==> build 42 <==
==> flow/design.v <==
module pipelined_cordic(
    input Clk, Rst,
    input signed[15:0] x_in, y_in, theta_in,
    output reg signed[15:0] sine_theta,
    output reg signed[15:0] cosine_theta
);
reg signed [15:0] x[0:15], y[0:15], theta[0:15], x_out[0:15], y_out[0:15], theta_out[0:15];
wire signed [15:0] atan_out [0:15];
reg [3:0] stage;  
assign atan_out[0] = 16'b0011001001000100;
assign atan_out[1] = 16'b0001110110101100;
assign atan_out[2] = 16'b0000111110101101;
assign atan_out[3] = 16'b0000011111110101;
assign atan_out[4] = 16'b0000001111111110;
assign atan_out[5] = 16'b0000001000000000;
assign atan_out[6] = 16'b0000000100000000;
assign atan_out[7] = 16'b0000000010000000;
assign atan_out[8] = 16'b0000000001000000;
assign atan_out[9] = 16'b0000000000100000;
assign atan_out[10] = 16'b0000000000010000;
assign atan_out[11] = 16'b0000000000001000;
assign atan_out[12] = 16'b0000000000000100;
assign atan_out[13] = 16'b0000000000000010;
assign atan_out[14] = 16'b0000000000000001;
assign atan_out[15] = 16'b0000000000000000;
genvar i;
generate
    for (i = 0; i < 16; i = i + 1) begin : stages
        always @(posedge Clk or posedge Rst) begin
            if (Rst)
                begin
                    x[i] <= 0;
                    y[i] <= 0;
                    theta[i] <= 0;
                end
            else 
                begin
                    if (i == 0) begin
                        x[i] <= x_in;
                        y[i] <= y_in;
                        theta[i] <= theta_in;
                    end else begin
                        x[i] <= x_out[i-1];
                        y[i] <= y_out[i-1];
                        theta[i] <= theta_out[i-1];
                    end
                end
        end
        always @(*) begin
            if (theta[i][15] == 1) begin
                x_out[i] = x[i] + (y[i] >>> (i));
                y_out[i] = y[i] - (x[i] >>> (i));
                theta_out[i] = theta[i] + atan_out[i];
            end else begin
                x_out[i] = x[i] - (y[i] >>> (i));
                y_out[i] = y[i] + (x[i] >>> (i));
                theta_out[i] = theta[i] - atan_out[i];
            end
        end
    end
endgenerate
always @(posedge Clk or posedge Rst) begin
    if (Rst) begin
        sine_theta <= 0;
        cosine_theta <= 0;
    end else begin
        sine_theta <= y_out[15];  
        cosine_theta <= x_out[15];  
    end
end
endmodule
==> flow/run.sh <==
#!/bin/bash
# the make line also repeats each setting of config.mk as NAME=value (left out here)
make -C /OpenROAD-flow-scripts/flow DESIGN_CONFIG=/design/flow/config.mk WORK_HOME=/design/flow/orfs CLKGATE_MAP_FILE= finish
==> flow/config.mk <==
export PLATFORM = sky130hd
export DESIGN_NAME = pipelined_cordic
export DESIGN_NICKNAME = pipelined_cordic
export VERILOG_FILES = /design/flow/design.v
export SDC_FILE = /design/flow/constraint.sdc
export NUM_CORES = 4
export LEC_CHECK = 0
export ABC_AREA = 1
export CAP_MARGIN = 20
export CORE_ASPECT_RATIO = 1.35
export CORE_MARGIN = 2
export CORE_UTILIZATION = 72
export CTS_CLUSTER_DIAMETER = 394
export CTS_CLUSTER_SIZE = 99
export PLACE_DENSITY = 0.6
export SETUP_SLACK_MARGIN = -0.16
export SLEW_MARGIN = 20
==> flow/constraint.sdc <==
create_clock -name core_clock -period 1.92 [get_ports {Clk}]
set_input_delay 0.3840 -clock core_clock [delete_from_list [all_inputs] [get_ports {Clk}]]
set_output_delay 0.3840 -clock core_clock [all_outputs]
set_load 0.01 [all_outputs]
==> inputs of build 25, as changes to build 42 <==
Settings changed: ABC_AREA 1 to unset, CAP_MARGIN 20 to 0, CELL_PAD_IN_SITES_DETAIL_PLACEMENT set to 1, CELL_PAD_IN_SITES_GLOBAL_PLACEMENT set to 3, CORE_ASPECT_RATIO 1.35 to unset, CORE_MARGIN 2 to 10, CORE_UTILIZATION 72 to 43, CTS_CLUSTER_DIAMETER 394 to 121, CTS_CLUSTER_SIZE 99 to unset, MAX_ROUTING_LAYER set to met4, PLACE_DENSITY 0.6 to 0.49, SETUP_SLACK_MARGIN -0.16 to unset, SLEW_MARGIN 20 to 30.
==> flow/constraint.sdc (replaced) <==
create_clock -name core_clock -period 2.54 [get_ports {Clk}]
set_input_delay 0.5080 -clock core_clock [delete_from_list [all_inputs] [get_ports {Clk}]]
set_output_delay 0.5080 -clock core_clock [all_outputs]
set_load 0.01 [all_outputs]
==> inputs of trial 45, as changes to build 42 <==
Settings changed: ABC_AREA 1 to unset, CELL_PAD_IN_SITES_GLOBAL_PLACEMENT set to 2, CORE_ASPECT_RATIO 1.35 to unset, CORE_UTILIZATION 72 to 40, CTS_CLUSTER_DIAMETER 394 to 94, CTS_CLUSTER_SIZE 99 to unset, PLACE_DENSITY 0.6 to 0.82, SETUP_SLACK_MARGIN -0.16 to 0.95.
==> flow/constraint.sdc (replaced) <==
create_clock -name core_clock -period 4.5 [get_ports {Clk}]
set_input_delay 0.9000 -clock core_clock [delete_from_list [all_inputs] [get_ports {Clk}]]
set_output_delay 0.9000 -clock core_clock [all_outputs]
set_load 0.01 [all_outputs]
==> comparison <==
Build 42 did not get past clock tree synthesis (DPL-0038). Build 25 reached the layout checks and failed them: negative setup slack. Trial 45 finished with timing, DRC and antenna clean.
Between build 25 and trial 45, the lower first-iteration DRC count is in trial 45 (gap 47%, measured against trial 45).
Sequential cell count is the same in trial 45 and build 25.
Worst setup slack: build 25 is lower than trial 45 (2.0 ns).
Against build 42, the die size of build 25 is larger by 65%.
In build 25 the sequential share of layout area is lower than in trial 45, by 9.0 points.
Of trial 45 and build 25, trial 45 has the higher fmax (gap 0.38%, measured against build 25).
Between build 25 and trial 45, the lower non-clock buffer count is in trial 45 (gap 1820).
Final cell count: build 25 is higher than trial 45 (23%).

==> quartz <==
RTL: the design.v shown in full above, as it stands there.
make LEC_CHECK=0 CAP_MARGIN=20 CORE_MARGIN=2 CORE_UTILIZATION=40 PLACE_DENSITY=0.6 SLEW_MARGIN=20 finish   # period 3.96 ns
run.sh (not shown) runs the stock make flow with config.mk's settings and CLKGATE_MAP_FILE=.
==> sierra (differences from quartz) <==
ABC_AREA = 1   (was unset)
CAP_MARGIN = 30   (was 20)
CELL_PAD_IN_SITES_DETAIL_PLACEMENT = 1   (was unset)
CELL_PAD_IN_SITES_GLOBAL_PLACEMENT = 2   (was unset)
CORE_ASPECT_RATIO = 2.0   (was unset)
CORE_UTILIZATION = 20   (was 40)
CTS_CLUSTER_SIZE = 76   (was unset)
GPL_ROUTABILITY_DRIVEN = 1   (was unset)
GPL_TIMING_DRIVEN = 0   (was unset)
HOLD_SLACK_MARGIN = 0.18   (was unset)
MIN_ROUTING_LAYER = met2   (was unset)
PLACE_DENSITY = 0.67   (was 0.6)
SLEW_MARGIN = 30   (was 20)
TNS_END_PERCENT = 15   (was unset)
==> flow/constraint.sdc (replaced) <==
create_clock -name core_clock -period 5.45 [get_ports {Clk}]
set_input_delay 1.0900 -clock core_clock [delete_from_list [all_inputs] [get_ports {Clk}]]
set_output_delay 1.0900 -clock core_clock [all_outputs]
set_load 0.01 [all_outputs]
==> cedar (differences from quartz) <==
CORE_UTILIZATION = 72   (was 40)
PLACE_DENSITY = 0.67   (was 0.6)
SETUP_SLACK_MARGIN = -0.17   (was unset)
TNS_END_PERCENT = 5   (was unset)
==> flow/constraint.sdc (replaced) <==
create_clock -name core_clock -period 2.88 [get_ports {Clk}]
set_input_delay 0.5760 -clock core_clock [delete_from_list [all_inputs] [get_ports {Clk}]]
set_output_delay 0.5760 -clock core_clock [all_outputs]
set_load 0.01 [all_outputs]
==> impl_metrics.csv <==
group,metric,value,unit
timing,finalCritPeriodShare,112,%
logic_synthesis,synthTopCellsByArea,"dfrtp_1, ha_1, xnor2_1, a21oi_1, xor2_1",
timing,finalSetupViolations,95,
timing,timing.final.ws_setup,-0.355,ns
status,violations,"setup timing",
layout,fillers,3796,
status,status,"failed layout checks",
routing,route.met3.wl,6510,um
-- figures above: cedar

==> impl_metrics.csv <==
group,metric,value,unit
status,status,"timing/DRC/antenna clean",
routing,route.met3.wl,56900,um
logic_synthesis,synthTopCellsByArea,"dfrtp_1, ha_1, nand2_1, xor2_1, inv_1",
timing,timing.final.ws_setup,1.18,ns
timing,finalCritPeriodShare,78.4,%
-- figures above: sierra

==> impl_metrics.csv <==
group,metric,value,unit
layout,fillers,12400,
timing,finalSetupViolations,0,
timing,finalCritPeriodShare,89.8,%
status,status,"timing/DRC/antenna clean",
-- figures above: quartz


==> inputs of job 2457 <==
Starts from the design.v that is shown in full above.
export LEC_CHECK = 0
export CAP_MARGIN = 20
export CORE_MARGIN = 2
export CORE_UTILIZATION = 54
export PLACE_DENSITY = 0.6
export SLEW_MARGIN = 20
create_clock -name core_clock -period 3.96 [get_ports {Clk}]
==> inputs of job 4331, as changes to job 2457 <==
- CORE_UTILIZATION: 54 -> 72
- PLACE_DENSITY: 0.6 -> 0.67
- SETUP_SLACK_MARGIN: unset -> -0.17
==> flow/constraint.sdc (replaced) <==
create_clock -name core_clock -period 3.07 [get_ports {Clk}]
set_input_delay 0.6140 -clock core_clock [delete_from_list [all_inputs] [get_ports {Clk}]]
set_output_delay 0.6140 -clock core_clock [all_outputs]
set_load 0.01 [all_outputs]
==> notes.md <==
This memo summarizes the results of the implementation run.

Finish
The sequential portion of the cell area is 33.2%.

Placement
The minimum setup slack after placement is 0.463 ns.

Routing
Per the detail_route log, met2 wirelength is roughly 55000 um.

Worst setup path
The reg-to-reg critical path startpoint is y[2][5]. The worst setup path endpoint is x[3][15]. The biggest cell delay along the critical path is 0.43 ns.

Die
The die is 318 um tall.

Clock network
Gates resized during post-CTS repair numbered 0. The number of clock buffers added by TritonCTS is 91.

STA
The number of setup violations in the final report is 0. The smallest clock period supported by the final layout is computed as 3.54 ns.

Global route
met3 track demand over resource after global routing is 2.70%.

Run status
The run finished with no timing, DRC or antenna violations.
(the above is from job 2457)
==> notes.md <==
This memo summarizes the results of the implementation run.

Worst setup path
The reg-to-reg critical path startpoint is x[3][3]. Per STA, the endpoint of the critical path is y[4][15]. The largest single stage delay on the critical path is between 0.4 and 0.5 ns.

Finish
The layout report gives the register share of total cell area as 32.0%. The final layout contains a sequential cell count of 784. After layout the signal buffers, clock cells excluded, come to just under 6% of cell area.

STA
The final timing report gives a worst setup slack of -0.100 ns. The final report lists the setup-violating endpoint count as 17. The summed negative setup slack over all endpoints is -0.758 ns.

Subtracting the final worst setup slack from the clock period gives 3.17 ns.

Die
The die span in y is 276 um.

Global route
Overall routing resource usage recorded by global route was 32.9%. For this run, global-route usage on met3 was measured as around 3.8%.

Run status
The violated checks flagged are setup timing. The run finished, with violations left.

Yosys
The leading register cell type out of synthesis is dfrtp_1.

Routing
Detailed routing placed a total of around 63000 um of wire on met2.

Clock network
The number of clock buffers inserted by TritonCTS is 85. Post-CTS repair changed the size of 4 cells.
(the above is from job 4331)

==> trial 61 <==
Starts from the design.v that is shown in full above.
clock: 2.21 ns
lec_check: 0
abc_area: 1
cap_margin: 20
core_margin: 2
core_utilization: 72
cts_cluster_diameter: 327
cts_cluster_size: 96
place_density: 0.42
slew_margin: 20
==> inputs of build 15, as changes to trial 61 <==
ABC_AREA = default   (was 1)
CAP_MARGIN = 30   (was 20)
CORE_ASPECT_RATIO = 1.61   (was default)
CORE_UTILIZATION = 38   (was 72)
CTS_CLUSTER_DIAMETER = default   (was 327)
CTS_CLUSTER_SIZE = 76   (was 96)
GPL_TIMING_DRIVEN = 1   (was default)
HOLD_SLACK_MARGIN = 0.18   (was default)
PLACE_DENSITY = 0.67   (was 0.42)
SLEW_MARGIN = 30   (was 20)
TNS_END_PERCENT = 15   (was default)
==> flow/constraint.sdc (replaced) <==
create_clock -name core_clock -period 5.45 [get_ports {Clk}]
set_input_delay 1.0900 -clock core_clock [delete_from_list [all_inputs] [get_ports {Clk}]]
set_output_delay 1.0900 -clock core_clock [all_outputs]
set_load 0.01 [all_outputs]
==> inputs of build 71, as changes to trial 61 <==
ABC_AREA = default   (was 1)
CTS_CLUSTER_DIAMETER = default   (was 327)
CTS_CLUSTER_SIZE = default   (was 96)
PLACE_DENSITY = 0.78   (was 0.42)
==> flow/constraint.sdc (replaced) <==
create_clock -name core_clock -period 3.16 [get_ports {Clk}]
set_input_delay 0.6320 -clock core_clock [delete_from_list [all_inputs] [get_ports {Clk}]]
set_output_delay 0.6320 -clock core_clock [all_outputs]
set_load 0.01 [all_outputs]
==> results <==
                                                               build 15                    build 71                        trial 61
Result of the run                               complete, no violations  complete, but fails checks       aborted with a tool error
Stage where the flow stopped                                          -                           -  clock tree synthesis (4_1_cts)
Reasons for failing layout checks                                     -        negative setup slack                               -
P&R area growth vs syn                                           11.80%                      16.05%                               -
Crit-path max cell delay                                         630 ps                      470 ps                               -
Minimum clock period                                            3816 ps                     3190 ps                               -
Worst hold slack                                               330.8 ps                    347.6 ps                               -
Iteration-0 DRC count of the detailed router                       1459                        2753                               -
Top Metal Used                                                     met4                        met5                               -
Non-clock buffer share                                          0.01816                     0.05402                               -
Layout Cell Area excl Fill                                    59460 µm²                   61730 µm²                               -
Sequential-to-total area share from yosys stat                   0.3688                      0.3688                          0.3354
Number of standard cells reported by yosys                         5422                        5422                            7413
Number of well taps                                                1848                         959                               -

==> build 38: inputs <==
RTL: the design.v shown in full above, as it stands there.
clock: 4.5 ns
lec_check: 0
cap_margin: 20
core_aspect_ratio: 1.61
core_margin: 2
core_utilization: 48
hold_slack_margin: 0.18
place_density: 0.6
slew_margin: 20
==> trial 97: changes against build 38 <==
ABC_AREA = 1   (was default)
CAP_MARGIN = 5   (was 20)
CORE_ASPECT_RATIO = default   (was 1.61)
CORE_UTILIZATION = 72   (was 48)
CTS_CLUSTER_DIAMETER = 379   (was default)
CTS_CLUSTER_SIZE = 17   (was default)
HOLD_SLACK_MARGIN = default   (was 0.18)
PLACE_DENSITY = default   (was 0.6)
SETUP_SLACK_MARGIN = -0.25   (was default)
SLEW_MARGIN = 40   (was 20)
==> flow/constraint.sdc (replaced) <==
create_clock -name core_clock -period 2.43 [get_ports {Clk}]
set_input_delay 0.4860 -clock core_clock [delete_from_list [all_inputs] [get_ports {Clk}]]
set_output_delay 0.4860 -clock core_clock [all_outputs]
set_load 0.01 [all_outputs]
==> flow_metrics.py <==
# Physical implementation metrics
metrics = {
    "status": {
        "status": "failed layout checks",
        "violations": "negative setup slack",
    },
    "placed_design": {
        "gp_congestion": 0.9866,
    },
    "sta": {
        "setup_viol": 220,
        "timing.final.ws_setup_ns": -0.3960,
    },
    "detailed_routing": {
        "route.vias.total": 57214,
    },
}
[end of results for trial 97]
==> flow_metrics.py <==
# Physical implementation metrics
metrics = {
    "synth": {
        "synthAdderAreaFrac_pct": 19.18,
        "yosys.cell_count.top_type": "dfrtp_1",
    },
    "status": {
        "status": "complete, no violations",
    },
    "detailed_routing": {
        "wl_met1_um": 41880,
        "route.vias.total": 38768,
    },
    "sta": {
        "timing.final.ws_setup_ns": 0.8733,
        "setup_viol": 0,
    },
}
[end of results for build 38]

==> build 89 <==
Starts from the design.v that is shown in full above.
make LEC_CHECK=0 ABC_AREA=1 CAP_MARGIN=35 CORE_MARGIN=2 CORE_UTILIZATION=72 CTS_CLUSTER_DIAMETER=379 CTS_CLUSTER_SIZE=17 SETUP_SLACK_MARGIN=-0.25 SLEW_MARGIN=40 finish   # period 2.43 ns
==> trial 18: changes against build 89 <==
--- a/flow/config.mk
+++ b/flow/config.mk
@@ -13,3 +13,3 @@
 export CTS_CLUSTER_SIZE = 17
-export SETUP_SLACK_MARGIN = -0.25
-export SLEW_MARGIN = 40
+export SETUP_SLACK_MARGIN = 0.09
+export SLEW_MARGIN = 20
==> trial 54: changes against build 89 <==
==> flow/config.mk (replaced) <==
export PLATFORM = sky130hd
export DESIGN_NAME = pipelined_cordic
export DESIGN_NICKNAME = pipelined_cordic
export VERILOG_FILES = /design/flow/design.v
export SDC_FILE = /design/flow/constraint.sdc
export NUM_CORES = 4
export LEC_CHECK = 0
export ABC_AREA = 1
export CAP_MARGIN = 20
export CORE_ASPECT_RATIO = 1.33
export CORE_MARGIN = 4
export CORE_UTILIZATION = 42
export PLACE_DENSITY_LB_ADDON = 0.02
export SLEW_MARGIN = 20
==> flow/constraint.sdc (replaced) <==
create_clock -name core_clock -period 4.79 [get_ports {Clk}]
set_input_delay 0.9580 -clock core_clock [delete_from_list [all_inputs] [get_ports {Clk}]]
set_output_delay 0.9580 -clock core_clock [all_outputs]
set_load 0.01 [all_outputs]
==> results <==
In die size, build 89 and trial 18 do not differ.
Count of clock-buffer cells in the layout: build 89 is lower than trial 54 (72).
In trial 54 the final cell count is lower than in build 89, by 0.63%.
In sequential cell count, build 89 and trial 54 do not differ.
Of trial 54 and build 89, build 89 has the higher critical path depth (gap 5).
Trial 54 produced a clean layout. Trial 18 did not get past global routing on DPL-0038. Build 89 completed, yet does not pass: setup timing.
Of trial 54 and build 89, trial 54 has the higher register-to-register slack (gap 1.7 ns).
Between trial 54 and build 89, the lower hold slack is in build 89 (gap 0.075 ns).
Against trial 54, the non-clock buffer count of build 89 is higher by 936.
Worst setup slack: build 89 is worse than trial 54 (1.7 ns).
==> figures <==
item                                                                      trial 54                  build 89                trial 18
Setup repair bufs after CTS                                                      0                         3                     164
Vias after detailed routing                                                  47700                     57200                       -
Area of the core                                                       138000 um^2                80500 um^2              80500 um^2
Top Metal Used                                                                met4                      met5                       -
Placement Cell Area                                                     61700 um^2                67500 um^2              67000 um^2
Sum of negative setup slack                                                   0 ns                 -27.23 ns                       -
Pre-CTS WS                                                                 1.28 ns                 -0.323 ns               -0.286 ns
Number of max-slew violations in the final report                                0                         0                       -
Final critical delay including setup and external delays                   3.51 ns                   2.83 ns                       -
Sequential share of cell area                                                30.3%                     27.6%                       -
Antenna violation net count after detailed routing                               0                         0                       -
Critical R2R Launch                                                   theta[3][15]                   y[2][3]                       -
Run status                                                timing/DRC/antenna clean           failed layout checks  stopped before the end
Last stage reached                                                               -                         -          global routing
Reasons for failing layout checks                                                -              setup timing                       -
Peak per-stage delay on the critical path                                  0.79 ns                   0.41 ns                       -
Tap cell count                                                                1828                      1060                       -
Max_cap viols                                                                    0                         0                       -
CP dominant cell by count                                 sky130_fd_sc_hd__nand2_1  sky130_fd_sc_hd__nand2_1                       -
Rows                                                                           157                       104                     104
Area of all placed cells without fillers                                64800 um^2                71200 um^2                       -
